==> design.v <==
`timescale 1ns / 1ps
package lascon_pkg;
    localparam int WORD_WIDTH   = 64;    
    localparam int NUM_WORDS    = 5;     
    localparam int STATE_WIDTH  = 320;   
    localparam int TUSER_WIDTH  = 4;     
    typedef logic [WORD_WIDTH-1:0] ascon_word_t;
    typedef logic [STATE_WIDTH-1:0] ascon_state_t;
    typedef logic [3:0] rnd_t;
    typedef enum logic [TUSER_WIDTH-1:0] {
        TUSER_RESERVED = 4'b0000,
        TUSER_KEY      = 4'b0001,  
        TUSER_NONCE    = 4'b0010,  
        TUSER_AD       = 4'b0011,  
        TUSER_PT       = 4'b0100,  
        TUSER_CT       = 4'b0101,  
        TUSER_TAG      = 4'b0110,  
        TUSER_MSG      = 4'b0111,  
        TUSER_Z        = 4'b1000,  
        TUSER_DIGEST   = 4'b1001   
    } axi_tuser_t;
    typedef enum logic [2:0] {
        MODE_AEAD_ENC   = 3'b000,
        MODE_AEAD_DEC   = 3'b001,
        MODE_HASH256    = 3'b010,
        MODE_XOF        = 3'b011,
        MODE_CXOF       = 3'b100
    } lascon_mode_t;
    typedef enum logic [2:0] {
        DATA_IN_AXI_SEL        = 3'b000,
        DATA_IN_AEAD_SEL       = 3'b001,
        DATA_IN_HASH_SEL       = 3'b010,
        DATA_IN_XOR_AXI_SEL    = 3'b011,
        DATA_IN_XOR_AEAD_SEL   = 3'b100,
        DATA_IN_XOR_HASH_SEL   = 3'b101
    } data_sel_t;
    function automatic ascon_word_t swap_bytes(input ascon_word_t data);
        swap_bytes = {data[7:0],   data[15:8],  data[23:16], data[31:24],
                data[39:32], data[47:40], data[55:48], data[63:56]};
    endfunction
endpackage : lascon_pkg
`timescale 1ns / 1ps
import lascon_pkg::*;
module substitution_layer (
    input   lascon_pkg::ascon_state_t   state_array_i,
    output  lascon_pkg::ascon_state_t   state_array_o
);
    genvar j;
    generate
        for (j = 0; j < 64; j++) begin : gen_sbox_loop
            logic x0, x1, x2, x3, x4;
            logic t0, t1, t2, t3, t4;
            logic y0, y1, y2, y3, y4;
            assign x0 = state_array_i[0*64+j] ^ state_array_i[4*64+j];
            assign x1 = state_array_i[1*64+j];
            assign x2 = state_array_i[2*64+j] ^ state_array_i[1*64+j];
            assign x3 = state_array_i[3*64+j];
            assign x4 = state_array_i[4*64+j] ^ state_array_i[3*64+j];
            assign t0 = ~x0;
            assign t1 = ~x1;
            assign t2 = ~x2;
            assign t3 = ~x3;
            assign t4 = ~x4;
            assign y0 = x0 ^ (t1 & x2);
            assign y1 = x1 ^ (t2 & x3);
            assign y2 = x2 ^ (t3 & x4);
            assign y3 = x3 ^ (t4 & x0);
            assign y4 = x4 ^ (t0 & x1);
            assign state_array_o[0*64+j] = y0 ^ y4;
            assign state_array_o[1*64+j] = y1 ^ y0;
            assign state_array_o[2*64+j] = ~y2;
            assign state_array_o[3*64+j] = y3 ^ y2;
            assign state_array_o[4*64+j] = y4;
        end
    endgenerate
endmodule
`timescale 1ns / 1ps
import lascon_pkg::*;
module linear_diffusion_layer(
    input  lascon_pkg::ascon_state_t state_array_i,
    output lascon_pkg::ascon_state_t state_array_o
);
    lascon_pkg::ascon_word_t s0, s1, s2, s3, s4;
    assign s0 = state_array_i[0*64 +: 64];
    assign s1 = state_array_i[1*64 +: 64];
    assign s2 = state_array_i[2*64 +: 64];
    assign s3 = state_array_i[3*64 +: 64];
    assign s4 = state_array_i[4*64 +: 64];
    lascon_pkg::ascon_word_t s0_d, s1_d, s2_d, s3_d, s4_d;
    always_comb begin
        s0_d = s0 ^ ((s0 >> 19) | (s0 << ( 64 - 19))) ^
                    ((s0 >> 28) | (s0 << ( 64 - 28)));
        s1_d = s1 ^ ((s1 >> 61) | (s1 << ( 64 - 61))) ^
                    ((s1 >> 39) | (s1 << ( 64 - 39)));
        s2_d = s2 ^ ((s2 >> 1 ) | (s2 << ( 64 - 1 ))) ^
                    ((s2 >> 6 ) | (s2 << ( 64 - 6 )));
        s3_d = s3 ^ ((s3 >> 10) | (s3 << ( 64 - 10))) ^
                    ((s3 >> 17) | (s3 << ( 64 - 17)));
        s4_d = s4 ^ ((s4 >> 7 ) | (s4 << ( 64 - 7 ))) ^
                    ((s4 >> 41) | (s4 << ( 64 - 41)));
    end
    assign state_array_o[0*64 +: 64] = s0_d;
    assign state_array_o[1*64 +: 64] = s1_d;
    assign state_array_o[2*64 +: 64] = s2_d;
    assign state_array_o[3*64 +: 64] = s3_d;
    assign state_array_o[4*64 +: 64] = s4_d;
endmodule
`timescale 1ns / 1ps
import lascon_pkg::*;
module constant_addition_layer (
    input   lascon_pkg::rnd_t           rnd_i,
    input   lascon_pkg::ascon_state_t   state_array_i,
    output  lascon_pkg::ascon_state_t   state_array_o
);
    (* keep *) logic [7:0] round_const;
    assign round_const = {~rnd_i, rnd_i};
    always_comb begin
        state_array_o = state_array_i;
        state_array_o[2*64 +: 8] = state_array_i[2*64 +: 8] ^ round_const;
    end
endmodule
`timescale 1ns / 1ps
import lascon_pkg::*;
module lascon_core #(
    parameter int LASCON_VARIANT = 0
)(
    input   logic           clk,
    input   logic           rst,
    input   logic           start_perm_i,
    input   logic           round_config_i,
    input   logic [2:0]     word_sel_i,
    input   lascon_pkg::ascon_word_t    data_i,
    input   logic           write_en_i,
    output  lascon_pkg::ascon_word_t    data_o,
    output  logic           ready_o
);
    typedef enum logic [0:0] {
        STATE_IDLE,
        STATE_PERM
    } state_t;
    state_t state, next_state;
    lascon_pkg::rnd_t rnd_cnt;
    lascon_pkg::ascon_state_t state_array;
    lascon_pkg::ascon_state_t addition_state_array_o, substitution_state_array_o, diffusion_state_array_o;
    constant_addition_layer const_add(
        .rnd_i(rnd_cnt),
        .state_array_i(state_array),
        .state_array_o(addition_state_array_o)
    );
    substitution_layer substitution(
        .state_array_i(addition_state_array_o),
        .state_array_o(substitution_state_array_o)
    );
    linear_diffusion_layer diffusion(
        .state_array_i(substitution_state_array_o),
        .state_array_o(diffusion_state_array_o)
    );
    always_ff @(posedge clk or posedge rst) begin
        if (rst) begin
            state <= STATE_IDLE;
        end else begin
            state <= next_state;
        end
    end
    always_comb begin
        next_state = state;
        case(state)
            STATE_IDLE: begin
                if (start_perm_i) begin
                    next_state = STATE_PERM;
                end else begin
                    next_state = STATE_IDLE;
                end
            end
            STATE_PERM: begin
                if (rnd_cnt < 4'd11) begin
                    next_state = STATE_PERM;
                end else begin
                    next_state = STATE_IDLE;
                end
            end
            default: begin
                next_state = STATE_IDLE;
            end
        endcase
    end
    assign ready_o = (state == STATE_IDLE);
    always_ff @(posedge clk) begin
        unique case (state)
            STATE_IDLE: begin
                if (start_perm_i) rnd_cnt <= round_config_i ? 4'd0 : 4'd4;
                if (write_en_i) begin
                    case (word_sel_i)
                        3'd0: state_array[0*64 +: 64] <= data_i;
                        3'd1: state_array[1*64 +: 64] <= data_i;
                        3'd2: state_array[2*64 +: 64] <= data_i;
                        3'd3: state_array[3*64 +: 64] <= data_i;
                        3'd4: state_array[4*64 +: 64] <= data_i;
                        default: ;
                    endcase
                end
            end
            STATE_PERM: begin
                state_array <= diffusion_state_array_o;
                if (rnd_cnt < 4'd11) rnd_cnt <= rnd_cnt + 4'd1;
            end
        endcase
    end
    always_comb begin
        case (word_sel_i)
            3'd0: data_o = state_array[0*64 +: 64];
            3'd1: data_o = state_array[1*64 +: 64];
            3'd2: data_o = state_array[2*64 +: 64];
            3'd3: data_o = state_array[3*64 +: 64];
            3'd4: data_o = state_array[4*64 +: 64];
            default: data_o = 64'd0;
        endcase
    end
endmodule
`timescale 1ns / 1ps
import lascon_pkg::*;
module lascon_padder (
    input  logic          clk,
    input  logic          rst,
    input  lascon_pkg::lascon_mode_t  mode_i,
    input  lascon_pkg::ascon_word_t   s_axis_tdata_i,
    input  logic [7:0]    s_axis_tkeep_i,
    input  lascon_pkg::axi_tuser_t    s_axis_tuser_i,
    input  logic          s_axis_tlast_i,
    input  logic          s_axis_tvalid_i,
    output logic          s_axis_tready_o,
    output lascon_pkg::ascon_word_t         padded_tdata_o,
    output logic [7:0]          padded_tkeep_raw_o,  
    output lascon_pkg::axi_tuser_t          padded_tuser_o,
    output logic                padded_tlast_o,
    output logic                padded_tvalid_o,
    output logic                padded_is_padding_o,  
    input  logic                padded_tready_i
);
    typedef enum logic [1:0] {
        STATE_IDLE_PASS = 2'b00,
        STATE_PAD_WORD1 = 2'b01,  
        STATE_PAD_WORD2 = 2'b10   
    } padder_state_t;
    padder_state_t state, next_state;
    logic word_count_reg, word_count_next;
    logic is_padding_group;
    assign is_padding_group = (s_axis_tuser_i == TUSER_AD ||
                               s_axis_tuser_i == TUSER_PT ||
                               s_axis_tuser_i == TUSER_MSG ||
                               s_axis_tuser_i == TUSER_Z);
    logic is_aead_mode;
    assign is_aead_mode = ((mode_i == MODE_AEAD_ENC) || (mode_i == MODE_AEAD_DEC));
    logic pad_word2_is_80_reg, pad_word2_data_next;
    lascon_pkg::ascon_word_t masked_data;
    lascon_pkg::axi_tuser_t held_tuser_next, held_tuser_reg;
    function automatic lascon_pkg::ascon_word_t apply_padding(
        input lascon_pkg::ascon_word_t data,
        input logic [7:0]  keep
    );
        case (keep)
            8'h00:   apply_padding = {8'h80, 56'h00_00_00_00_00_00_00};
            8'h01:   apply_padding = {data[7:0], 8'h80, 48'h00_00_00_00_00_00};
            8'h03:   apply_padding = {data[7:0], data[15:8], 8'h80, 40'h00_00_00_00_00};
            8'h07:   apply_padding = {data[7:0], data[15:8], data[23:16], 8'h80, 32'h00_00_00_00};
            8'h0F:   apply_padding = {data[7:0], data[15:8], data[23:16], data[31:24], 8'h80, 24'h00_00_00};
            8'h1F:   apply_padding = {data[7:0], data[15:8], data[23:16], data[31:24], data[39:32], 8'h80, 16'h00_00};
            8'h3F:   apply_padding = {data[7:0], data[15:8], data[23:16], data[31:24], data[39:32], data[47:40], 8'h80, 8'h00};
            8'h7F:   apply_padding = {data[7:0], data[15:8], data[23:16], data[31:24], data[39:32], data[47:40], data[55:48], 8'h80};
            default: apply_padding = lascon_pkg::swap_bytes(data);
        endcase
    endfunction
    always_comb begin
        masked_data = lascon_pkg::swap_bytes(s_axis_tdata_i);
        if (s_axis_tvalid_i && is_padding_group && s_axis_tlast_i && (s_axis_tkeep_i != 8'hFF)) begin
            masked_data = apply_padding(s_axis_tdata_i, s_axis_tkeep_i);
        end
    end
    always_ff @(posedge clk or posedge rst) begin
        if (rst) begin
            state              <= STATE_IDLE_PASS;
            held_tuser_reg     <= TUSER_RESERVED;
            pad_word2_is_80_reg <= '0;
            word_count_reg     <= 1'b0;
        end else begin
            state              <= next_state;
            held_tuser_reg     <= held_tuser_next;
            pad_word2_is_80_reg <= pad_word2_data_next;
            word_count_reg     <= word_count_next;
        end
    end
    always_comb begin
        next_state          = state;
        word_count_next     = word_count_reg;
        held_tuser_next     = held_tuser_reg;
        pad_word2_data_next = pad_word2_is_80_reg;
        s_axis_tready_o = padded_tready_i;
        padded_tvalid_o = s_axis_tvalid_i;
        padded_tdata_o  = masked_data;
        padded_tkeep_raw_o = s_axis_tkeep_i;  
        padded_tuser_o  = s_axis_tuser_i;
        padded_tlast_o  = s_axis_tlast_i;  
        padded_is_padding_o = 1'b0;
        case (state)
            STATE_IDLE_PASS: begin
                if (is_padding_group) begin
                    if (s_axis_tvalid_i && s_axis_tlast_i) begin
                        if (s_axis_tkeep_i == 8'hFF) begin
                            padded_tlast_o = 1'b0;
                        end else begin
                            if (is_aead_mode && word_count_reg == 1'b0) padded_tlast_o = 1'b0;
                            else padded_tlast_o = 1'b1;
                        end
                    end
                    if (s_axis_tvalid_i && padded_tready_i) begin
                        if (s_axis_tlast_i) begin
                            held_tuser_next = s_axis_tuser_i;
                             word_count_next = 1'b0;
                            if (s_axis_tkeep_i == 8'hFF) begin
                                if (is_aead_mode) begin
                                    if (word_count_reg == 1'b0) begin
                                        pad_word2_data_next = 1'b1;
                                        next_state          = STATE_PAD_WORD2;
                                    end else begin
                                        pad_word2_data_next = 1'b0;
                                        next_state          = STATE_PAD_WORD1;
                                    end
                                end else begin
                                    pad_word2_data_next = 1'b1;
                                    next_state          = STATE_PAD_WORD2;
                                end
                            end else begin
                                if (is_aead_mode && (word_count_reg == 1'b0)) begin
                                    pad_word2_data_next = 1'b0;
                                    next_state          = STATE_PAD_WORD2;
                                end
                            end
                        end else begin
                            word_count_next = is_aead_mode ? ~word_count_reg : 1'b0;
                        end
                    end
                end
            end
            STATE_PAD_WORD1: begin
                s_axis_tready_o = 1'b0;
                padded_tvalid_o = 1'b1;
                padded_tdata_o  = 64'h8000_0000_0000_0000;
                padded_tkeep_raw_o = 8'h00;  
                padded_tuser_o  = held_tuser_reg;
                padded_tlast_o  = 1'b0;
                padded_is_padding_o = 1'b1;
                if (padded_tready_i) begin
                    next_state = STATE_PAD_WORD2;
                end
            end
           STATE_PAD_WORD2: begin
                s_axis_tready_o = 1'b0;
                padded_tvalid_o = 1'b1;
                padded_tdata_o  = {pad_word2_is_80_reg, 63'b0};
                padded_tkeep_raw_o = 8'h00;  
                padded_tuser_o  = held_tuser_reg;
                padded_tlast_o  = 1'b1;
                padded_is_padding_o = 1'b1;
                if (padded_tready_i) begin
                    next_state      = STATE_IDLE_PASS;
                    word_count_next = 1'b0;
                end
            end
            default: next_state = STATE_IDLE_PASS;
        endcase
    end
endmodule
`timescale 1ns / 1ps
import lascon_pkg::*;
module hash_fsm (
    input  logic           clk,
    input  logic           rst,
    input  lascon_pkg::lascon_mode_t   mode_i,
    input  logic [31:0]    xof_len_i,      
    input  logic           start_i,
    input  logic           abort_i,        
    output logic           busy_o,
    output logic           done_o,
    input  logic           lascon_ready_i,
    output logic           start_perm_o,
    output logic           round_config_o,  
    output logic [2:0]     word_sel_o,
    output lascon_pkg::ascon_word_t    data_o,          
    output logic           write_en_o,
    output lascon_pkg::data_sel_t      core_in_data_sel_o,
    input  lascon_pkg::axi_tuser_t     padded_tuser_i,
    input  logic           padded_tlast_i,
    input  logic           padded_tvalid_i,
    output logic           padded_tready_o,
    output logic [7:0]     m_axis_tkeep_o,
    output lascon_pkg::axi_tuser_t     m_axis_tuser_o,
    output logic           m_axis_tlast_o,
    output logic           m_axis_tvalid_o,
    input  logic           m_axis_tready_i
);
    typedef enum logic [2:0] {
        STATE_IDLE,
        STATE_INIT,
        STATE_PERM_START,
        STATE_PERM_WAIT,
        STATE_ABSORB,
        STATE_SQUEEZE,
        STATE_DONE
    } state_t;
    typedef enum logic {
        PHASE_ABSORB  = 1'b0,
        PHASE_SQUEEZE = 1'b1
    } phase_t;
    state_t state, next_state;
    phase_t phase_reg, next_phase;
    logic [2:0]  word_cnt, next_word_cnt;
    logic [31:0] words_remaining_r, next_words_remaining;
    logic        abort_latch;
    logic [31:0] target_squeeze_words;
    assign target_squeeze_words = (mode_i == MODE_HASH256) ? 32'd4 : ((xof_len_i + 32'd7) >> 3);
    localparam lascon_pkg::ascon_word_t ASCON_HASH_IV_WORD0  = 64'h0000080100cc0002;
    localparam lascon_pkg::ascon_word_t ASCON_XOF_IV_WORD0   = 64'h0000080000cc0003;
    localparam lascon_pkg::ascon_word_t ASCON_CXOF_IV_WORD0  = 64'h0000080000cc0004;
    always_ff @(posedge clk or posedge rst) begin
        if (rst) begin
            state     <= STATE_IDLE;
            phase_reg <= PHASE_ABSORB;
            word_cnt  <= 3'd0;
            words_remaining_r <= 32'd0;
        end else begin
            state     <= next_state;
            phase_reg <= next_phase;
            word_cnt  <= next_word_cnt;
            words_remaining_r <= next_words_remaining;
            if (state == STATE_IDLE) begin
                abort_latch <= 1'b0;
            end else begin
                abort_latch <= abort_latch | abort_i;
            end
        end
    end
    always_comb begin
        next_state           = state;
        next_word_cnt        = word_cnt;
        next_words_remaining = words_remaining_r;
        next_phase           = phase_reg;
        unique case (state)
            STATE_IDLE: begin
                if (start_i) begin
                    next_state           = STATE_INIT;
                    next_phase           = PHASE_ABSORB;
                    next_word_cnt        = 3'd0;
                    next_words_remaining = target_squeeze_words;
                end
            end
            STATE_INIT: begin
                if (word_cnt == 3'd4) begin
                    next_word_cnt = 3'd0;
                    next_state    = STATE_PERM_START;  
                end else begin
                    next_word_cnt = word_cnt + 3'd1;
                end
            end
            STATE_PERM_START: begin
                next_state = STATE_PERM_WAIT;
            end
            STATE_PERM_WAIT: begin
                if (lascon_ready_i) begin
                    if (phase_reg == PHASE_ABSORB) begin
                        next_state = STATE_ABSORB;
                    end else begin
                        next_state = STATE_SQUEEZE;
                    end
                end
            end
            STATE_ABSORB: begin
                if (padded_tvalid_i && padded_tready_o) begin
                    next_state = STATE_PERM_START;  
                    if (padded_tlast_i && padded_tuser_i != TUSER_Z) begin
                        next_phase    = PHASE_SQUEEZE;
                    end else begin
                        next_phase    = PHASE_ABSORB;
                    end
                end
            end
            STATE_SQUEEZE: begin
                if (m_axis_tready_i) begin
                    next_words_remaining = words_remaining_r - 32'd1;
                    if (abort_i || abort_latch || ((mode_i == MODE_HASH256 || xof_len_i > 0) && words_remaining_r == 32'd1)) begin
                        next_state = STATE_DONE;
                    end else begin
                        next_state = STATE_PERM_START;  
                        next_phase = PHASE_SQUEEZE;
                    end
                end
            end
            STATE_DONE: begin
                next_state = STATE_IDLE;
            end
        endcase
    end
    always_comb begin
        busy_o             = 1'b1;
        done_o             = 1'b0;
        start_perm_o       = 1'b0;
        round_config_o     = 1'b1;  
        write_en_o         = 1'b0;
        word_sel_o         = word_cnt[2:0];
        core_in_data_sel_o = DATA_IN_HASH_SEL;  
        padded_tready_o    = 1'b0;
        m_axis_tvalid_o    = 1'b0;
        m_axis_tlast_o     = 1'b0;
        m_axis_tkeep_o     = 8'hFF;
        m_axis_tuser_o     = TUSER_DIGEST;
        data_o             = 64'b0;
        unique case (state)
            STATE_IDLE: begin
                busy_o = 1'b0;
            end
            STATE_INIT: begin
                write_en_o = 1'b1;
                if (word_cnt == 3'd0) begin
                    unique case (mode_i)
                        MODE_XOF:     data_o = ASCON_XOF_IV_WORD0;
                        MODE_CXOF:    data_o = ASCON_CXOF_IV_WORD0;
                        MODE_HASH256: data_o = ASCON_HASH_IV_WORD0;
                        MODE_AEAD_ENC,
                        MODE_AEAD_DEC: data_o = 64'b0;
                    endcase
                end else begin
                    data_o = 64'b0;
                end
            end
            STATE_PERM_START: begin
                start_perm_o = 1'b1;  
            end
            STATE_PERM_WAIT: begin
            end
            STATE_ABSORB: begin
                padded_tready_o = 1'b1;
                if (padded_tvalid_i) begin
                    write_en_o         = 1'b1;
                    word_sel_o         = 3'd0;  
                    core_in_data_sel_o = DATA_IN_XOR_AXI_SEL;
                end
            end
            STATE_SQUEEZE: begin
                m_axis_tvalid_o = 1'b1;
                word_sel_o      = 3'd0;  
                m_axis_tlast_o = (abort_i || abort_latch || ((mode_i == MODE_HASH256 || xof_len_i > 0) && (words_remaining_r == 32'd1)));
            end
            STATE_DONE: begin
                done_o = 1'b1;
            end
        endcase
    end
endmodule
`timescale 1ns / 1ps
import lascon_pkg::*;
module aead_fsm(
    input logic                 clk,
    input logic                 rst,
    input lascon_pkg::lascon_mode_t         mode_i,   
    input logic                 start_i,
    output logic                busy_o,
    output logic                done_o,
    output logic                tag_fail_o,  
    input  logic                lascon_ready_i,
    input  lascon_pkg::ascon_word_t         core_data_i,    
    output logic                start_perm_o,
    output logic                round_config_o,
    output logic     [2:0]      word_sel_o,   
    output lascon_pkg::ascon_word_t         data_o,
    output logic                write_en_o,
    output lascon_pkg::data_sel_t           in_data_sel_o,   
    input lascon_pkg::ascon_word_t          padded_tdata_i,   
    input logic [7:0]           padded_tkeep_raw_i,  
    input lascon_pkg::axi_tuser_t           padded_tuser_i,   
    input logic                 padded_tlast_i,   
    input logic                 padded_tvalid_i,  
    input logic                 padded_is_padding_i,  
    output logic                padded_tready_o,
    output lascon_pkg::ascon_word_t         m_axis_tdata_o,
    output logic [7:0]          m_axis_tkeep_o,
    output lascon_pkg::axi_tuser_t          m_axis_tuser_o,
    output logic                m_axis_tlast_o,
    output logic                m_axis_tvalid_o,
    input  logic                m_axis_tready_i
);
    localparam lascon_pkg::ascon_word_t AEAD128_IV = 64'h00001000808c0001;  
    localparam lascon_pkg::ascon_word_t DSEP = 64'h0000000000000001;  
    localparam logic ROUND_PA = 1'b1;   
    localparam logic ROUND_PB = 1'b0;   
    typedef enum logic [3:0] {
        ST_IDLE     = 4'd0,
        ST_INIT     = 4'd1,
        ST_PERM     = 4'd2,
        ST_AD       = 4'd3,
        ST_PT_IN    = 4'd4,
        ST_CT_IN    = 4'd5,
        ST_CT_PAD_0 = 4'd6,  
        ST_TAG_INIT = 4'd7,
        ST_ENC_TAG  = 4'd8,
        ST_DEC_TAG  = 4'd9,
        ST_VERIFY   = 4'd10,
        ST_DONE     = 4'd11
    } state_t;
    typedef enum logic [2:0] {
        CTX_INIT   = 3'd0,  
        CTX_AD     = 3'd1,  
        CTX_DATA   = 3'd2,  
        CTX_CT_PAD = 3'd3,  
        CTX_FINAL  = 3'd4   
    } perm_ctx_t;
    state_t    state_r;
    perm_ctx_t perm_ctx_r;
    logic [2:0] shared_cnt_r;
    logic        perm_started_r;
    logic        post_perm_active_r;
    logic    ad_word_r;
    logic    ad_last_seen_r;
    logic    dat_word_r;
    lascon_pkg::ascon_word_t shared_key_tag_r[2];
    logic tag_ok_r;
    function automatic logic [63:0] tkeep_to_mask(input logic [7:0] tkeep);
        logic [63:0] mask;
        mask[63:56] = tkeep[0] ? 8'hFF : 8'h00;
        mask[55:48] = tkeep[1] ? 8'hFF : 8'h00;
        mask[47:40] = tkeep[2] ? 8'hFF : 8'h00;
        mask[39:32] = tkeep[3] ? 8'hFF : 8'h00;
        mask[31:24] = tkeep[4] ? 8'hFF : 8'h00;
        mask[23:16] = tkeep[5] ? 8'hFF : 8'h00;
        mask[15:8]  = tkeep[6] ? 8'hFF : 8'h00;
        mask[7:0]   = tkeep[7] ? 8'hFF : 8'h00;
        tkeep_to_mask = mask;
    endfunction
    function automatic logic [63:0] get_padding_bit(input logic [7:0] tkeep);
        logic [63:0] pad;
        pad = 64'h0;
        casex (tkeep)
            8'bxxxx_xxx0: pad[63] = 1'b1;
            8'bxxxx_xx01: pad[55] = 1'b1;
            8'bxxxx_x011: pad[47] = 1'b1;
            8'bxxxx_0111: pad[39] = 1'b1;
            8'bxxx0_1111: pad[31] = 1'b1;
            8'bxx01_1111: pad[23] = 1'b1;
            8'bx011_1111: pad[15] = 1'b1;
            8'b0111_1111: pad[7]  = 1'b1;
            default:      pad = 64'h0;
        endcase
        get_padding_bit = pad;
    endfunction
    logic is_enc;
    assign is_enc = (mode_i == MODE_AEAD_ENC);
    logic perm_done;
    assign perm_done = perm_started_r && lascon_ready_i;
    logic phs;
    assign phs = padded_tvalid_i && padded_tready_o;
    logic [1:0] pp_max;
    always_comb begin
        case (perm_ctx_r)
            CTX_INIT:   pp_max = 2'd1;
            CTX_AD:     pp_max = 2'd0;
            CTX_DATA:   pp_max = 2'd0;
            CTX_CT_PAD: pp_max = 2'd0;
            CTX_FINAL:  pp_max = 2'd1;
            default:    pp_max = 2'd0;
        endcase
    end
    logic pp_done;
    assign pp_done = post_perm_active_r && (shared_cnt_r == {1'b0, pp_max});
    logic needs_post_perm;
    assign needs_post_perm =    (perm_ctx_r == CTX_INIT)  ||
                                (perm_ctx_r == CTX_FINAL)  ||
                                (perm_ctx_r == CTX_AD && ad_last_seen_r) ||
                                (perm_ctx_r == CTX_CT_PAD);
    state_t next_state;
    always_ff @(posedge clk or posedge rst) begin
        if(rst) state_r <= ST_IDLE;
        else begin
            state_r <= next_state;
        end
    end
    logic init_ack;
    assign init_ack =   (state_r == ST_INIT) &&
                        ((shared_cnt_r == 3'd0 && lascon_ready_i) ||
                        ((shared_cnt_r <= 3'd2) && padded_tvalid_i && padded_tuser_i == TUSER_KEY && padded_tready_o) ||
                        ((shared_cnt_r >= 3'd3 && shared_cnt_r <= 3'd4) && padded_tvalid_i && padded_tuser_i == TUSER_NONCE && padded_tready_o));
    logic ad_word_valid;
    assign ad_word_valid = (state_r == ST_AD && padded_tvalid_i && padded_tuser_i == TUSER_AD && padded_tready_o);
    logic pt_word_valid;
    assign pt_word_valid = (state_r == ST_PT_IN && padded_tvalid_i && padded_tready_o);
    logic ct_word_valid;
    assign ct_word_valid = (state_r == ST_CT_IN && padded_tvalid_i && padded_tready_o);
    always_comb begin
        next_state = state_r;
        case (state_r)
            ST_IDLE: begin
                if (start_i) next_state = ST_INIT;
            end
            ST_INIT: begin
                if (shared_cnt_r == 3'd4 && init_ack) begin
                    next_state = ST_PERM;
                end else begin
                    next_state = ST_INIT;
                end
            end
            ST_PERM: begin
                if ((perm_done && !needs_post_perm) || (post_perm_active_r && pp_done)) begin
                    case (perm_ctx_r)
                        CTX_INIT : next_state = ST_AD;
                        CTX_AD   : next_state = ad_last_seen_r ? (is_enc ? ST_PT_IN : ST_CT_IN) : ST_AD;
                        CTX_DATA : next_state = is_enc ? ST_PT_IN : ST_CT_IN;
                        CTX_CT_PAD: next_state = ST_TAG_INIT;
                        CTX_FINAL: next_state = is_enc ? ST_ENC_TAG : ST_DEC_TAG;
                        default  : next_state = ST_DONE;
                    endcase
                end else begin
                    next_state = ST_PERM;
                end
            end
            ST_AD: begin
                if (padded_tvalid_i && padded_tuser_i != TUSER_AD) begin
                    next_state = is_enc ? ST_PT_IN : ST_CT_IN;
                end else if (ad_word_valid && (padded_tlast_i || ad_word_r == 1'b1)) begin
                    next_state = ST_PERM;
                end else begin
                    next_state = ST_AD;
                end
            end
            ST_PT_IN: begin
                if (pt_word_valid) begin
                    if (padded_tlast_i) next_state = ST_TAG_INIT;
                    else if (dat_word_r == 1'b1) next_state = ST_PERM;
                    else next_state = ST_PT_IN;
                end else begin
                    next_state = ST_PT_IN;
                end
            end
            ST_CT_IN: begin
                if (ct_word_valid) begin
                    if (padded_tlast_i) begin
                        if (padded_tkeep_raw_i == 8'hFF) begin
                            if (dat_word_r == 1'b1) next_state = ST_PERM;
                            else next_state = ST_CT_PAD_0;
                        end else begin
                            next_state = ST_TAG_INIT;
                        end
                    end
                    else if (dat_word_r == 1'b1) next_state = ST_PERM;
                    else next_state = ST_CT_IN;
                end else begin
                    next_state = ST_CT_IN;
                end
            end
            ST_CT_PAD_0: begin
                next_state = ST_TAG_INIT;
            end
            ST_TAG_INIT: begin
                if (shared_cnt_r == 3'd2) begin
                    next_state = ST_PERM;
                end else begin
                    next_state = ST_TAG_INIT;
                end
            end
            ST_ENC_TAG: begin
                if (m_axis_tvalid_o && m_axis_tready_i && shared_cnt_r == 3'd1) begin
                    next_state = ST_DONE;
                end else begin
                    next_state = ST_ENC_TAG;
                end
            end
            ST_DEC_TAG: begin
                if (shared_cnt_r == 3'd1 && padded_tvalid_i && padded_tready_o && padded_tuser_i == TUSER_TAG) begin
                    next_state = ST_VERIFY;
                end else begin
                    next_state = ST_DEC_TAG;
                end
            end
            ST_VERIFY: begin
                if (shared_cnt_r == 3'd2) next_state = ST_DONE;
                else next_state = ST_VERIFY;
            end
            ST_DONE: begin
                if (!start_i) next_state = ST_IDLE;
                else next_state = ST_DONE;
            end
            default: next_state = ST_IDLE;
        endcase
    end
    logic [63:0] ct_mask;
    logic [63:0] pad_bit;
    assign ct_mask = tkeep_to_mask(padded_tkeep_raw_i);
    assign pad_bit = get_padding_bit(padded_tkeep_raw_i);
    always_comb begin
        busy_o             = 1'b1;
        done_o             = 1'b0;
        tag_fail_o         = 1'b0;
        start_perm_o       = 1'b0;
        round_config_o     = ROUND_PB;
        word_sel_o         = 3'd0;
        data_o             = 64'd0;
        write_en_o         = 1'b0;
        in_data_sel_o      = DATA_IN_AXI_SEL;
        padded_tready_o    = 1'b0;
        m_axis_tdata_o  = 64'd0;
        m_axis_tkeep_o  = 8'd0;
        m_axis_tuser_o  = TUSER_RESERVED;
        m_axis_tlast_o  = 1'b0;
        m_axis_tvalid_o = 1'b0;
        case (state_r)
            ST_IDLE: begin
                busy_o = 1'b0;
            end
            ST_INIT: begin
                if (shared_cnt_r == 3'd0) begin
                    write_en_o     = lascon_ready_i;
                    in_data_sel_o  = DATA_IN_AEAD_SEL;
                    word_sel_o     = 3'd0;
                    data_o         = AEAD128_IV;
                end else if (shared_cnt_r <= 3'd2) begin
                    padded_tready_o = 1'b1;
                    if (padded_tvalid_i && padded_tuser_i == TUSER_KEY) begin
                        write_en_o     = 1'b1;
                        in_data_sel_o  = DATA_IN_AXI_SEL;
                        word_sel_o     = shared_cnt_r[2:0];
                    end
                end else begin
                    padded_tready_o = 1'b1;
                    if (padded_tvalid_i && padded_tuser_i == TUSER_NONCE) begin
                        write_en_o     = 1'b1;
                        in_data_sel_o  = DATA_IN_AXI_SEL;
                        word_sel_o     = shared_cnt_r[2:0];
                    end
                end
            end
            ST_PERM: begin
                if (!perm_started_r && !post_perm_active_r) begin
                    start_perm_o   = 1'b1;
                    round_config_o = (perm_ctx_r == CTX_INIT || perm_ctx_r == CTX_FINAL)
                                        ? ROUND_PA : ROUND_PB;
                end else if (post_perm_active_r) begin
                    write_en_o    = 1'b1;
                    in_data_sel_o = DATA_IN_XOR_AEAD_SEL;
                    case (perm_ctx_r)
                        CTX_INIT, CTX_FINAL: begin
                            word_sel_o = (shared_cnt_r == 3'd0) ? 3'd3 : 3'd4;
                            data_o     = (shared_cnt_r == 3'd0) ? shared_key_tag_r[0] : shared_key_tag_r[1];
                        end
                        CTX_AD: begin
                            word_sel_o = 3'd4;
                            data_o     = DSEP;
                        end
                        CTX_CT_PAD: begin
                            word_sel_o = 3'd0;
                            data_o     = 64'h80000000_00000000;
                        end
                        CTX_DATA: ;  
                        default: ;
                    endcase
                end
            end
            ST_AD: begin
                padded_tready_o = 1'b1;
                if (padded_tvalid_i && padded_tuser_i != TUSER_AD) begin
                    padded_tready_o = 1'b0;
                    write_en_o    = 1'b1;
                    in_data_sel_o = DATA_IN_XOR_AEAD_SEL;
                    word_sel_o    = 3'd4;
                    data_o        = DSEP;
                end else if (padded_tvalid_i && padded_tuser_i == TUSER_AD) begin
                    write_en_o    = 1'b1;
                    in_data_sel_o = DATA_IN_XOR_AXI_SEL;
                    word_sel_o    = {2'b00, ad_word_r};  
                end
            end
            ST_PT_IN: begin
                padded_tready_o = padded_is_padding_i ? 1'b1 : m_axis_tready_i;
                if (padded_tvalid_i && padded_tready_o) begin
                    write_en_o      = 1'b1;
                    in_data_sel_o   = DATA_IN_XOR_AXI_SEL;
                    word_sel_o      = {2'b00, dat_word_r};
                    m_axis_tdata_o  = core_data_i ^ padded_tdata_i;
                    m_axis_tvalid_o = ~padded_is_padding_i;
                    m_axis_tkeep_o  = padded_tkeep_raw_i;  
                    m_axis_tuser_o  = TUSER_CT;
                    m_axis_tlast_o  = padded_tlast_i;
                end
            end
            ST_CT_IN: begin
                padded_tready_o = m_axis_tready_i;
                if (padded_tvalid_i && m_axis_tready_i) begin
                    write_en_o      = 1'b1;
                    in_data_sel_o   = DATA_IN_AEAD_SEL;  
                    word_sel_o      = {2'b00, dat_word_r};
                    data_o          = (padded_tdata_i & ct_mask) | ((core_data_i ^ pad_bit) & ~ct_mask);
                    m_axis_tdata_o  = core_data_i ^ padded_tdata_i;
                    m_axis_tvalid_o = 1'b1;
                    m_axis_tkeep_o  = padded_tkeep_raw_i;
                    m_axis_tuser_o  = TUSER_PT;
                    m_axis_tlast_o  = padded_tlast_i;
                end
            end
            ST_CT_PAD_0: begin
                write_en_o    = 1'b1;
                in_data_sel_o = DATA_IN_XOR_AEAD_SEL;
                word_sel_o    = 3'd1;
                data_o        = 64'h80000000_00000000;
            end
            ST_TAG_INIT: begin
                if (shared_cnt_r < 3'd2) begin
                    write_en_o    = 1'b1;
                    in_data_sel_o = DATA_IN_XOR_AEAD_SEL;
                    word_sel_o    = (shared_cnt_r == 3'd0) ? 3'd3 : 3'd4;
                    data_o        = (shared_cnt_r == 3'd0) ? shared_key_tag_r[0] : shared_key_tag_r[1];
                end
            end
            ST_ENC_TAG: begin
                m_axis_tvalid_o = 1'b1;
                m_axis_tkeep_o  = 8'hFF;
                m_axis_tuser_o  = TUSER_TAG;
                m_axis_tlast_o  = (shared_cnt_r == 3'd1);
                word_sel_o      = (shared_cnt_r == 3'd0) ? 3'd3 : 3'd4;
                m_axis_tdata_o  = core_data_i;
            end
            ST_DEC_TAG: begin
                padded_tready_o = 1'b1;
            end
            ST_VERIFY: begin
                word_sel_o = (shared_cnt_r == 3'd0) ? 3'd3 : 3'd4;
            end
            ST_DONE: begin
                busy_o     = 1'b0;
                done_o     = 1'b1;
                tag_fail_o = (is_enc ? 1'b0 : ~tag_ok_r);
            end
            default: ;
        endcase
    end
    always_ff @(posedge clk or posedge rst) begin
        if (rst) begin
            perm_ctx_r         <= CTX_INIT;
            shared_cnt_r       <= 3'd0;
            perm_started_r     <= 1'b0;
            post_perm_active_r <= 1'b0;
            ad_word_r          <= 1'b0;
            ad_last_seen_r     <= 1'b0;
            dat_word_r         <= 1'b0;
            shared_key_tag_r[0]<= 64'd0;
            shared_key_tag_r[1]<= 64'd0;
            tag_ok_r           <= 1'b1;
        end else begin
            case (state_r)
                ST_IDLE: begin
                    if (start_i) begin
                        shared_cnt_r       <= 3'd0;
                        perm_ctx_r         <= CTX_INIT;
                        ad_word_r          <= 1'b0;
                        ad_last_seen_r     <= 1'b0;
                        dat_word_r         <= 1'b0;
                        tag_ok_r           <= 1'b1;
                        perm_started_r     <= 1'b0;
                        post_perm_active_r <= 1'b0;
                    end
                end
            ST_INIT: begin
                    case (shared_cnt_r)
                        3'd0: begin
                            if (lascon_ready_i) shared_cnt_r <= 3'd1;
                        end
                        3'd1: begin
                            if (phs && padded_tuser_i == TUSER_KEY) begin
                                shared_key_tag_r[0] <= padded_tdata_i;  
                                shared_cnt_r <= 3'd2;
                            end
                        end
                        3'd2: begin
                            if (phs && padded_tuser_i == TUSER_KEY) begin
                                shared_key_tag_r[1] <= padded_tdata_i;  
                                shared_cnt_r <= 3'd3;
                            end
                        end
                        3'd3: begin
                            if (phs && padded_tuser_i == TUSER_NONCE)
                                shared_cnt_r <= 3'd4;
                        end
                        3'd4: begin
                            if (init_ack) shared_cnt_r <= 3'd0;
                        end
                        default: ;
                    endcase
                end
                ST_PERM: begin
                    if (!perm_started_r && !post_perm_active_r)
                        perm_started_r <= 1'b1;
                    if (perm_done) begin
                        perm_started_r <= 1'b0;
                        if (needs_post_perm) begin
                            post_perm_active_r <= 1'b1;
                            shared_cnt_r <= 3'd0;
                        end
                    end
                    if (post_perm_active_r) begin
                        if (pp_done) begin
                            post_perm_active_r <= 1'b0;
                            shared_cnt_r <= 3'd0;
                        end else begin
                            shared_cnt_r <= shared_cnt_r + 3'd1;
                        end
                    end
                end
                ST_AD: begin
                    if (padded_tvalid_i && padded_tuser_i != TUSER_AD) begin
                        ad_last_seen_r <= 1'b1;
                    end else if (phs && padded_tuser_i == TUSER_AD) begin
                        if (padded_tlast_i) begin
                            ad_last_seen_r <= 1'b1;
                            perm_ctx_r     <= CTX_AD;  
                            ad_word_r      <= 1'b0;
                        end else if (ad_word_r == 1'b1) begin
                            perm_ctx_r <= CTX_AD;
                            ad_word_r  <= 1'b0;
                        end else begin
                            ad_word_r <= 1'b1;  
                        end
                    end
                end
                ST_PT_IN: begin
                    if (phs) begin
                        if (padded_tlast_i) begin
                            dat_word_r      <= 1'b0;
                        end else if (dat_word_r == 1'b1) begin
                            perm_ctx_r <= CTX_DATA;
                            dat_word_r <= 1'b0;
                        end else begin
                            dat_word_r <= 1'b1;
                        end
                    end
                end
                ST_CT_IN: begin
                    if (phs) begin
                        if (padded_tlast_i) begin
                            dat_word_r      <= 1'b0;
                            if (padded_tkeep_raw_i == 8'hFF && dat_word_r == 1'b1) begin
                                perm_ctx_r <= CTX_CT_PAD;
                            end
                        end else if (dat_word_r == 1'b1) begin
                            perm_ctx_r <= CTX_DATA;
                            dat_word_r <= 1'b0;
                        end else begin
                            dat_word_r <= 1'b1;
                        end
                    end
                end
                ST_TAG_INIT: begin
                    if (shared_cnt_r < 3'd2)
                        shared_cnt_r <= shared_cnt_r + 3'd1;
                    if (shared_cnt_r == 3'd1)
                        perm_ctx_r <= CTX_FINAL;
                    if (shared_cnt_r == 3'd2)
                        shared_cnt_r <= 3'd0;
                end
                ST_ENC_TAG: begin
                    if (m_axis_tvalid_o && m_axis_tready_i) begin
                        if (shared_cnt_r == 3'd1) shared_cnt_r <= 3'd0;
                        else shared_cnt_r <= shared_cnt_r + 3'd1;
                    end
                end
                ST_DEC_TAG: begin
                    if (phs && padded_tuser_i == TUSER_TAG) begin
                        shared_key_tag_r[shared_cnt_r[0]] <= padded_tdata_i;
                        if (shared_cnt_r == 3'd1) shared_cnt_r <= 3'd0;
                        else shared_cnt_r <= shared_cnt_r + 3'd1;
                    end
                end
                ST_VERIFY: begin
                    case (shared_cnt_r)
                        3'd0: begin
                            if (core_data_i != shared_key_tag_r[0]) tag_ok_r <= 1'b0;
                            shared_cnt_r <= 3'd1;
                        end
                        3'd1: begin
                            if (core_data_i != shared_key_tag_r[1]) tag_ok_r <= 1'b0;
                            shared_cnt_r <= 3'd2;
                        end
                        default: ;  
                    endcase
                end
                ST_CT_PAD_0,
                ST_DONE: begin
                end
                default: ;
            endcase
            end
        end
endmodule
`timescale 1ns / 1ps
import lascon_pkg::*;
module lascon_top #(
    parameter int LASCON_VARIANT = 0
)(
    input  logic                                clk,
    input  logic                                rst,
    input  logic [2:0]                          mode_i,      
    input  logic [31:0]                         xof_len_i,   
    input  logic                                start_i,     
    input  logic                                abort_i,     
    output logic                                busy_o,      
    output logic                                done_o,      
    output logic                                tag_fail_o,  
    input  logic [63:0]                         s_axis_tdata,   
    input  logic [7:0]                          s_axis_tkeep,   
    input  logic [3:0]                          s_axis_tuser,   
    input  logic                                s_axis_tlast,   
    input  logic                                s_axis_tvalid,  
    output logic                                s_axis_tready,  
    output logic [63:0]                         m_axis_tdata,   
    output logic [7:0]                          m_axis_tkeep,   
    output logic [3:0]                          m_axis_tuser,   
    output logic                                m_axis_tlast,   
    output logic                                m_axis_tvalid,  
    input  logic                                m_axis_tready   
);
    logic           is_aead_mode;
    assign is_aead_mode = (mode_i == lascon_pkg::MODE_AEAD_ENC) || (mode_i == lascon_pkg::MODE_AEAD_DEC);
    logic           core_start_perm_i;
    logic           core_round_config_i;
    logic   [2:0]   core_word_sel_i;
    lascon_pkg::ascon_word_t    core_data_i;
    logic           core_write_en_i;
    lascon_pkg::ascon_word_t    core_data_o;
    logic           core_ready_o;
    lascon_pkg::data_sel_t      core_in_data_sel;
    logic           aead_write_en, hash_write_en;
    logic [2:0]     aead_word_sel, hash_word_sel;
    logic           aead_start_perm, hash_start_perm;
    logic           aead_round_config, hash_round_config;
    lascon_pkg::ascon_word_t    aead_data_o, hash_data_o;
    lascon_pkg::data_sel_t      aead_in_data_sel, hash_in_data_sel;
    lascon_pkg::ascon_word_t    padded_tdata;
    lascon_pkg::axi_tuser_t     padded_tuser;
    logic           padded_tlast;
    logic           padded_tvalid;
    logic           padded_is_padding;
    logic [7:0]     padded_tkeep_raw;
    logic           padded_tready;  
    logic           aead_busy, aead_done, aead_tag_fail;
    logic           aead_s_axis_tready;
    logic [63:0]    aead_m_axis_tdata;
    logic [7:0]     aead_m_axis_tkeep;
    lascon_pkg::axi_tuser_t     aead_m_axis_tuser;
    logic           aead_m_axis_tlast;
    logic           aead_m_axis_tvalid;
    logic           hash_busy, hash_done;
    logic           hash_s_axis_tready;
    logic [63:0]    hash_m_axis_tdata;
    logic [7:0]     hash_m_axis_tkeep;
    lascon_pkg::axi_tuser_t     hash_m_axis_tuser;
    logic           hash_m_axis_tlast;
    logic           hash_m_axis_tvalid;
    lascon_padder u_padder (
        .clk            (clk),
        .rst            (rst),
        .mode_i         (lascon_pkg::lascon_mode_t'(mode_i)),
        .s_axis_tdata_i     (s_axis_tdata),
        .s_axis_tkeep_i     (s_axis_tkeep),
        .s_axis_tuser_i     (lascon_pkg::axi_tuser_t'(s_axis_tuser)),
        .s_axis_tlast_i     (s_axis_tlast),
        .s_axis_tvalid_i    (s_axis_tvalid),
        .s_axis_tready_o    (s_axis_tready),  
        .padded_tdata_o     (padded_tdata),
        .padded_tuser_o     (padded_tuser),
        .padded_tlast_o     (padded_tlast),
        .padded_tvalid_o    (padded_tvalid),
        .padded_is_padding_o(padded_is_padding),
        .padded_tkeep_raw_o (padded_tkeep_raw),
        .padded_tready_i    (padded_tready)   
    );
    always_comb begin
        if (mode_i == MODE_AEAD_ENC || mode_i == MODE_AEAD_DEC) begin
            core_start_perm_i   = aead_start_perm;
            core_round_config_i = aead_round_config;
            core_word_sel_i     = aead_word_sel;
            core_write_en_i     = aead_write_en;
            core_in_data_sel    = aead_in_data_sel;
            padded_tready       = aead_s_axis_tready;
            m_axis_tdata        = aead_m_axis_tvalid ? lascon_pkg::swap_bytes(aead_m_axis_tdata) : 64'b0;
            m_axis_tvalid       = aead_m_axis_tvalid;
            m_axis_tlast        = aead_m_axis_tlast;
            m_axis_tuser        = aead_m_axis_tuser;
            m_axis_tkeep        = aead_m_axis_tkeep;
        end else begin
            core_start_perm_i   = hash_start_perm;
            core_round_config_i = hash_round_config;
            core_word_sel_i     = hash_word_sel;
            core_write_en_i     = hash_write_en;
            core_in_data_sel    = hash_in_data_sel;
            padded_tready       = hash_s_axis_tready;
            m_axis_tdata        = hash_m_axis_tvalid ? lascon_pkg::swap_bytes(core_data_o) : 64'b0;
            m_axis_tvalid       = hash_m_axis_tvalid;
            m_axis_tlast        = hash_m_axis_tlast;
            m_axis_tuser        = hash_m_axis_tuser;
            m_axis_tkeep        = hash_m_axis_tkeep;
        end
    end
    aead_fsm u_aead_fsm (
        .clk             (clk),
        .rst             (rst),
        .mode_i          (lascon_pkg::lascon_mode_t'(mode_i)),
        .start_i         (start_i && is_aead_mode),  
        .busy_o          (aead_busy),          
        .done_o          (aead_done),          
        .tag_fail_o      (aead_tag_fail),      
        .lascon_ready_i  (core_ready_o),
        .start_perm_o    (aead_start_perm),
        .round_config_o  (aead_round_config),
        .word_sel_o      (aead_word_sel),
        .data_o          (aead_data_o),
        .write_en_o      (aead_write_en),
        .in_data_sel_o   (aead_in_data_sel),
        .core_data_i     (core_data_o),        
        .padded_tdata_i  (padded_tdata),      
        .padded_tuser_i  (padded_tuser),      
        .padded_tlast_i  (padded_tlast),      
        .padded_tvalid_i (padded_tvalid),     
        .padded_is_padding_i(padded_is_padding),  
        .padded_tkeep_raw_i (padded_tkeep_raw),   
        .padded_tready_o (aead_s_axis_tready),  
        .m_axis_tdata_o  (aead_m_axis_tdata),   
        .m_axis_tkeep_o  (aead_m_axis_tkeep),   
        .m_axis_tuser_o  (aead_m_axis_tuser),   
        .m_axis_tlast_o  (aead_m_axis_tlast),   
        .m_axis_tvalid_o (aead_m_axis_tvalid),  
        .m_axis_tready_i (m_axis_tready)        
    );
    hash_fsm u_hash_fsm (
        .clk                    (clk),
        .rst                    (rst),
        .mode_i                 (lascon_pkg::lascon_mode_t'(mode_i)),
        .xof_len_i              (xof_len_i),          
        .start_i                (start_i && !is_aead_mode),  
        .abort_i                (abort_i),            
        .busy_o                 (hash_busy),          
        .done_o                 (hash_done),          
        .lascon_ready_i         (core_ready_o),
        .start_perm_o           (hash_start_perm),
        .round_config_o         (hash_round_config),
        .word_sel_o             (hash_word_sel),
        .data_o                 (hash_data_o),        
        .write_en_o             (hash_write_en),
        .core_in_data_sel_o     (hash_in_data_sel),
        .padded_tuser_i         (padded_tuser),      
        .padded_tlast_i         (padded_tlast),      
        .padded_tvalid_i        (padded_tvalid),
        .padded_tready_o        (hash_s_axis_tready),
        .m_axis_tkeep_o         (hash_m_axis_tkeep),   
        .m_axis_tuser_o         (hash_m_axis_tuser),   
        .m_axis_tlast_o         (hash_m_axis_tlast),   
        .m_axis_tvalid_o        (hash_m_axis_tvalid),  
        .m_axis_tready_i        (m_axis_tready)        
    );
    lascon_core #(
        .LASCON_VARIANT(LASCON_VARIANT)
    ) u_core (
        .clk            (clk),
        .rst            (rst),
        .start_perm_i   (core_start_perm_i),
        .round_config_i (core_round_config_i),
        .word_sel_i     (core_word_sel_i),
        .data_i         (core_data_i),
        .write_en_i     (core_write_en_i),
        .data_o         (core_data_o),
        .ready_o        (core_ready_o)
    );
    always_comb begin
        case(core_in_data_sel)
            DATA_IN_AEAD_SEL     : core_data_i = aead_data_o;
            DATA_IN_HASH_SEL     : core_data_i = hash_data_o;
            DATA_IN_AXI_SEL      : core_data_i = padded_tdata;
            DATA_IN_XOR_AXI_SEL  : core_data_i = core_data_o ^ padded_tdata;
            DATA_IN_XOR_AEAD_SEL : core_data_i = core_data_o ^ aead_data_o;
            DATA_IN_XOR_HASH_SEL : core_data_i = core_data_o ^ hash_data_o;
            default              : core_data_i = 64'd0;
        endcase
    end
    always_comb begin
        if (mode_i == MODE_AEAD_ENC || mode_i == MODE_AEAD_DEC) begin
            busy_o     = aead_busy;
            done_o     = aead_done;
            tag_fail_o = aead_tag_fail;
        end else begin
            busy_o     = hash_busy;
            done_o     = hash_done;
            tag_fail_o = 1'b0;  
        end
    end
endmodule
==> run.sh <==
#!/bin/bash
# the make line also repeats each setting of config.mk as NAME=value (left out here)
make -C /OpenROAD-flow-scripts/flow DESIGN_CONFIG=/design/flow/config.mk WORK_HOME=/design/flow/orfs CLKGATE_MAP_FILE= finish
==> config.mk <==
export PLATFORM = sky130hd
export DESIGN_NAME = lascon_top
export DESIGN_NICKNAME = lascon_top
export VERILOG_FILES = /design/flow/design.v
export SDC_FILE = /design/flow/constraint.sdc
export NUM_CORES = 4
export LEC_CHECK = 0
export ABC_AREA = 1
export CAP_MARGIN = 35
export CELL_PAD_IN_SITES_DETAIL_PLACEMENT = 0
export CELL_PAD_IN_SITES_GLOBAL_PLACEMENT = 2
export CORE_ASPECT_RATIO = 0.5
export CORE_MARGIN = 3
export CORE_UTILIZATION = 67
export CTS_CLUSTER_DIAMETER = 112
export CTS_CLUSTER_SIZE = 55
export GPL_ROUTABILITY_DRIVEN = 0
export GPL_TIMING_DRIVEN = 0
export HOLD_SLACK_MARGIN = 0.16
export MAX_ROUTING_LAYER = met4
export MIN_ROUTING_LAYER = met2
export PLACE_DENSITY_LB_ADDON = 0.13
export SETUP_SLACK_MARGIN = 0.38
export SLEW_MARGIN = 25
export TNS_END_PERCENT = 20
==> constraint.sdc <==
create_clock -name core_clock -period 3.9 [get_ports {clk}]
set_input_delay 0.7800 -clock core_clock [delete_from_list [all_inputs] [get_ports {clk}]]
set_output_delay 0.7800 -clock core_clock [all_outputs]
set_load 0.01 [all_outputs]
==> impl_metrics.ini, run 1 <==
; yosys + openroad results
[outcome]
status = stopped before the end
lastStage = global placement without I/O
error = [ERROR FLW-0024] Place density exceeds 1.0 (current PLACE_DENSITY_LB_ADDON =  0.13). Please check if the value of  PLACE_DENSITY_LB_ADDON is between 0 and 0.99.

[die]
core-area_um2 = 72000
die-height_um = 198
fp_util_pct = 68.6
die_w_um = 390
rows = 69
chip_area_um2 = 77200

[synthesis]
ys_warn_count = 8
postSynthAreaPerCell_um2 = 6.79
synthCells = 7274
syn_area_um2 = 49400
syn_nets = 7529
==> run 2: changes to the inputs <==
ABC_AREA = not set   (was 1)
CAP_MARGIN = 20   (was 35)
CELL_PAD_IN_SITES_DETAIL_PLACEMENT = not set   (was 0)
CELL_PAD_IN_SITES_GLOBAL_PLACEMENT = not set   (was 2)
CORE_ASPECT_RATIO = not set   (was 0.5)
CORE_MARGIN = 2   (was 3)
CORE_UTILIZATION = 58   (was 67)
CTS_CLUSTER_DIAMETER = 356   (was 112)
CTS_CLUSTER_SIZE = not set   (was 55)
GPL_ROUTABILITY_DRIVEN = not set   (was 0)
GPL_TIMING_DRIVEN = not set   (was 0)
HOLD_SLACK_MARGIN = 0.29   (was 0.16)
MAX_ROUTING_LAYER = not set   (was met4)
MIN_ROUTING_LAYER = not set   (was met2)
PLACE_DENSITY_LB_ADDON = not set   (was 0.13)
SETUP_SLACK_MARGIN = -0.41   (was 0.38)
SLEW_MARGIN = 20   (was 25)
TNS_END_PERCENT = not set   (was 20)
clock period = 4.89 ns   (was 3.9 ns; I/O delays follow)
==> run 2 against run 1 <==
  * The layout now fails its checks (max-capacitance violations, max-slew violations, negative setup slack)
  * Synthesized cell count shrank 20%
  * Die area grew 13%
  * Area after synthesis shrank 0.24%
==> impl_metrics.ini, run 2 <==
; synthesis and place-and-route metrics
[outcome]
status = failed layout checks
violations = max-capacitance violations, max-slew violations, negative setup slack

[placed_design]
dp_hpwl_um = 209000
gp_congestion = 1.23
port_buffers = 199
place_ws_ns = -1.32

[clock_tree]
clkTransAtPathRegs_ns = 0.06
hold_buffers = 0
root_buffer = clkbuf_16
cts.sinks = 532
cts_buffers = 67
cts_buffer_depth = 3
clk_latency_ns = 0.69
cts-htree-levels = 3
cts_tree = done

[grt]
track_usage_pct = 63.0
antenna_found_initial = 19
grt_pass1_vias = 52345
grt_first_pass_wirelength_um = 386000
grt_max_degree = 160
grt-ovfl-total = 0

[die]
die-height_um = 295
pin_count = 200
fp_util_pct = 58.7
chip_area_um2 = 87200
core-area_um2 = 83800
rows = 106
die_w_um = 295

[pwr]
share_comb_of_total_power_pct = 54.6
comb-power_uw = 13800
maxPowerGroup = combinational cells
ir_worst_vdd_mv = 0.292
seq_power_share_pct = 25.1
p_seq_uw = 6320
switching_share_pct = 47.3
p_switching_uw = 11900
p_leak_uw = 0.0255
clkPwrFrac_pct = 20.3
p_clk_uw = 5130
power_density_nw_per_um2 = 403
p_int_uw = 13300

[setup_path]
arrival_ns = 4.47
startpoint_type = flop
path_max_fanout = 44
reg2reg_to = u_core.state_array[118]
path_cells = or2_1, buf_12, a21o_1, a311o_1, buf_4, o21ai_4, buf_12, buf_12, buf_4, nand3_1, a21oi_2, a211oi_4, buf_6, a2bb2oi_1, o22ai_2, clkdlybuf4s50_1
r2r_start = u_padder.state[1]
required_ns = 3.91
path_class = flop to primary output
worst_path_dominant_cell_family = buffers and inverters
cp_num_buf_inv = 7
ff2ff_setup_slack_ns = -0.22
critPathMaxStageDelay_ns = 0.57
crit_slowest_cell = clkdlybuf4s50_1
cp.depth = 16
worst_path_most_repeated_cell = buf_12
crit_end = m_axis_tdata[22]
end_kind = primary output
ff2ff_path_depth = 21
startpoint = u_padder.state[1]

[flow_run]
openroad.warnings = 42
drv_cap = 2

[final_timing]
finalCritPeriodShare_pct = 111
tightest_slew_ns = 1.51
slew_viol_final = 8
rsz0062_at_grt = true
fin_ws_ns = -0.557
fin_crit_ns = 5.45
worst_clock_skew_ns = 0.0308
max_freq_mhz = 184
setup_viol_count_final = 70
hold_violations = 0
slew_headroom_pct = -1.42

[drt]
drt_iter0_drc = 11362
via_count = 57336
ant_nets = 0
drc_errors = 0
drt-pass1-iter-count = 14
routed_wl_um = 279000
wire_per_inst_um = 35.3
routed_via_density = 7.25

[min_path]
whs_endpoint = u_aead_fsm.perm_ctx_r[0]
whs_path_depth = 2
min-delay-start = u_aead_fsm.perm_ctx_r[0]
hold_path_class = flop to flop

[synthesis]
ys_warn_count = 8
postSynthAreaPerCell_um2 = 8.43
syn_area_um2 = 49200
syn_nets = 6093
synthCells = 5838

[final_layout]
nets = 6959
areaGrowthSynthToFinish_pct = 27.1
final_util_pct = 74.7
[run 2: layout make-up]
class | count | area (um2)
inverter | 221 | 833
tap | 1134 | 1420
clock inverter | 32 | 287
fill | 6350 | 21200
clock buffer | 89 | 1840
antenna | 19 | 47.5
sequential | 532 | 15000
timing repair buffer | 1129 | 9840
multi-input combinational | 4753 | 33400
[run 2: routing by layer]
| metal | part of all wire (%) | track usage (%) | vias up |
|---|---|---|---|
| li1 | - | - | 22597 |
| met3 | 18 | 35.9 | 2103 |
| met2 | 37 | 84.1 | 5907 |
| met5 | 0.57 | 12.7 | - |
| met1 | 30 | 67.2 | 26699 |
| met4 | 14 | 62.1 | 30 |
[run 2: what timing repair did]
| action | CTS | global route |
|---|---|---|
| setup endpoints to repair | 64 | 47 |
| gates resized | 253 | 121 |
| pin swaps | 53 | 42 |
| buffers inserted | 33 | 25 |
| endpoints found under the hold margin | 0 | 0 |
| cloned | 4 | 1 |
[run 2: metrics by stage]
step	power [uW]	setup TNS (ns)	hold slack, ns	instance area (um2)	std cells
final	25200	-20.80	0.491	62600	7909
after detailed placement	18500	-162.55	0.470	58800	7717
after global routing	25200	-24.20	0.492	62600	7893
after floorplan	13300	-1.94	0.444	49200	5838
after global placement	18300	-141.01	0.468	58800	7717
after CTS	23600	-17.99	0.483	61900	7872
==> run 3: changes to the inputs <==
CTS_CLUSTER_DIAMETER = not set   (was 356)
HOLD_SLACK_MARGIN = -0.08   (was 0.29)
MAX_ROUTING_LAYER = met4   (was not set)
SETUP_SLACK_MARGIN = 1.2   (was -0.41)
clock period = 4.11 ns   (was 4.89 ns; I/O delays follow)
==> run 3 against run 2 <==
  * Area after synthesis is the same
  * Synthesized cell count is the same
  * The flow now stops in global routing
  * Die area is the same
==> impl_metrics.ini, run 3 <==
; yosys + openroad results
[placed_design]
gp_congestion = 1.28
dp_hpwl_um = 216000
place_ws_ns = -1.63
port_buffers = 199
post_dp_cell_area_um2 = 61800

[die]
pin_count = 200
die-height_um = 295
core-area_um2 = 83800
fp_util_pct = 58.7
rows = 106
die_w_um = 295
chip_area_um2 = 87200

[clock_tree]
cts-htree-levels = 3
hold_buffers = 0
cts_buffers = 68
root_buffer = clkbuf_16
cts_buffer_depth = 3
cts.sinks = 532

[outcome]
lastStage = global routing
error = [ERROR GRT-0116] Global routing finished with congestion. Check the congestion regions in the DRC Viewer.
status = stopped before the end

[grt]
track_usage_pct = 71.7
grt-ovfl-total = 33

[synthesis]
synthCells = 5838
ys_warn_count = 8
syn_area_um2 = 49200
postSynthAreaPerCell_um2 = 8.43
syn_nets = 6093
[run 3: through the flow]
stage / instances / total power, uW
after detailed placement: 7872 / 22600
after CTS: 8170 / 29200
after global placement: 7872 / 22400
after floorplan: 5838 / 16100
[run 3: timing repair]
item	4_1_cts
gates resized	531
endpoints found under the setup margin	881
buffers inserted	164
cloned	8
endpoints found under the hold margin	0
pin swaps	195
[run 3: layer usage]
| layer | GRT usage [%] | overflow |
|---|---|---|
| met3 | 49.7 | 0 |
| met5 | - | - |
| met2 | 87.6 | 17 |
| met4 | 69.1 | 16 |
| met1 | 73.3 | 0 |
==> run 4: changes to the inputs <==
CORE_UTILIZATION = 65   (was 58)
CTS_CLUSTER_DIAMETER = 355   (was not set)
HOLD_SLACK_MARGIN = not set   (was -0.08)
SETUP_SLACK_MARGIN = 0.3   (was 1.2)
clock period = 6.19 ns   (was 4.11 ns; I/O delays follow)
==> run 4 against run 3 <==
  * The run again fails in global routing
  * Synthesized cell count unchanged
  * Area after synthesis unchanged
  * Die area decreased by 11%
==> impl_metrics.ini, run 4 <==
; yosys + openroad results
[outcome]
status = stopped before the end
lastStage = global routing
error = [ERROR GRT-0116] Global routing finished with congestion. Check the congestion regions in the DRC Viewer.

[die]
pin_count = 200
die-height_um = 279
chip_area_um2 = 78000
fp_util_pct = 65.9
core-area_um2 = 74700
die_w_um = 279
rows = 100

[placed_design]
port_buffers = 199
place_ws_ns = -0.334
post_dp_cell_area_um2 = 56900
gp_congestion = 1.33
dp_hpwl_um = 196000
numPlacedInstances = 7360

[synthesis]
ys_warn_count = 8
postSynthAreaPerCell_um2 = 8.43
syn_nets = 6093
syn_area_um2 = 49200
synthCells = 5838

[clock_tree]
cts-htree-levels = 3
cts_buffer_depth = 3
root_buffer = clkbuf_16
hold_buffers = 0
cts.sinks = 532
cts_buffers = 66

[grt]
track_usage_pct = 72.3
grt-ovfl-total = 45
-- run 4: per-layer routing --
metal | global-route usage, % | GRT overflow
met3 | 50.1 | 1
met2 | 87.8 | 25
met5 | - | -
met4 | 69.0 | 19
met1 | 74.8 | 0
-- run 4: stage by stage --
stage / power, uW / util, %
after floorplan: 10500 / -
after global placement: 14000 / 76.2
after detailed placement: 14200 / 76.2
after CTS: 18300 / 80.4
-- run 4: timing repair --
action	4_1_cts
pin swaps	41
gates resized	220
endpoints found under the setup margin	64
cloned	5
buffers inserted	38
==> run 5: changes to the inputs <==
CORE_UTILIZATION = 72   (was 65)
CTS_CLUSTER_DIAMETER = not set   (was 355)
CTS_CLUSTER_SIZE = 35   (was not set)
MAX_ROUTING_LAYER = not set   (was met4)
PLACE_DENSITY = 0.81   (was not set)
SETUP_SLACK_MARGIN = -0.41   (was 0.3)
clock period = 6.02 ns   (was 6.19 ns; I/O delays follow)
==> run 5 against run 4 <==
  * The flow again stops in global routing
  * Die area fell by 9.6%
  * Area after synthesis did not move
  * Synthesized cell count did not move
==> impl_metrics.ini, run 5 <==
; yosys + openroad results
[outcome]
lastStage = global routing
status = stopped before the end
error = [ERROR GRT-0116] Global routing finished with congestion. Check the congestion regions in the DRC Viewer.

[die]
rows = 95
fp_util_pct = 73.1
die-height_um = 266
core-area_um2 = 67400
chip_area_um2 = 70500
die_w_um = 266
pin_count = 200

[synthesis]
synthCells = 5838
ys_warn_count = 8
syn_nets = 6093
postSynthAreaPerCell_um2 = 8.43
syn_area_um2 = 49200

[clock_tree]
cts_buffers = 60
cts_buffer_depth = 3
cts.sinks = 532
cts-htree-levels = 2
root_buffer = clkbuf_16
cts_setup_buffers = 0

[placed_design]
gp_congestion = 1.37
dp_hpwl_um = 191000
port_buffers = 199
post_dp_cell_area_um2 = 56600

[grt]
grt-ovfl-total = 1041
track_usage_pct = 83.0
[run 5: per-layer routing]
metal,overflow,GRT usage (%)
met5,2,42.5
met4,309,80.9
met3,49,69.4
met2,625,97.5
met1,56,83.8
[run 5: what timing repair did]
action,in CTS
hold buffers,0
endpoints found under the setup margin,1
gates resized,1
endpoints found under the hold margin,0
[run 5: metrics by stage]
stage | setup slack (ns) | util (%) | power, uW | hold WS, ns | instances
floorplan | 0.741 | - | 10800 | 0.444 | 5838
CTS | -0.377 | 86.8 | 18400 | 0.477 | 7361
detailed placement | -0.475 | 84.0 | 14500 | 0.473 | 7250
global placement | -0.329 | 84.0 | 14200 | 0.463 | 7250
Power is estimated from default activity; no workload was simulated.
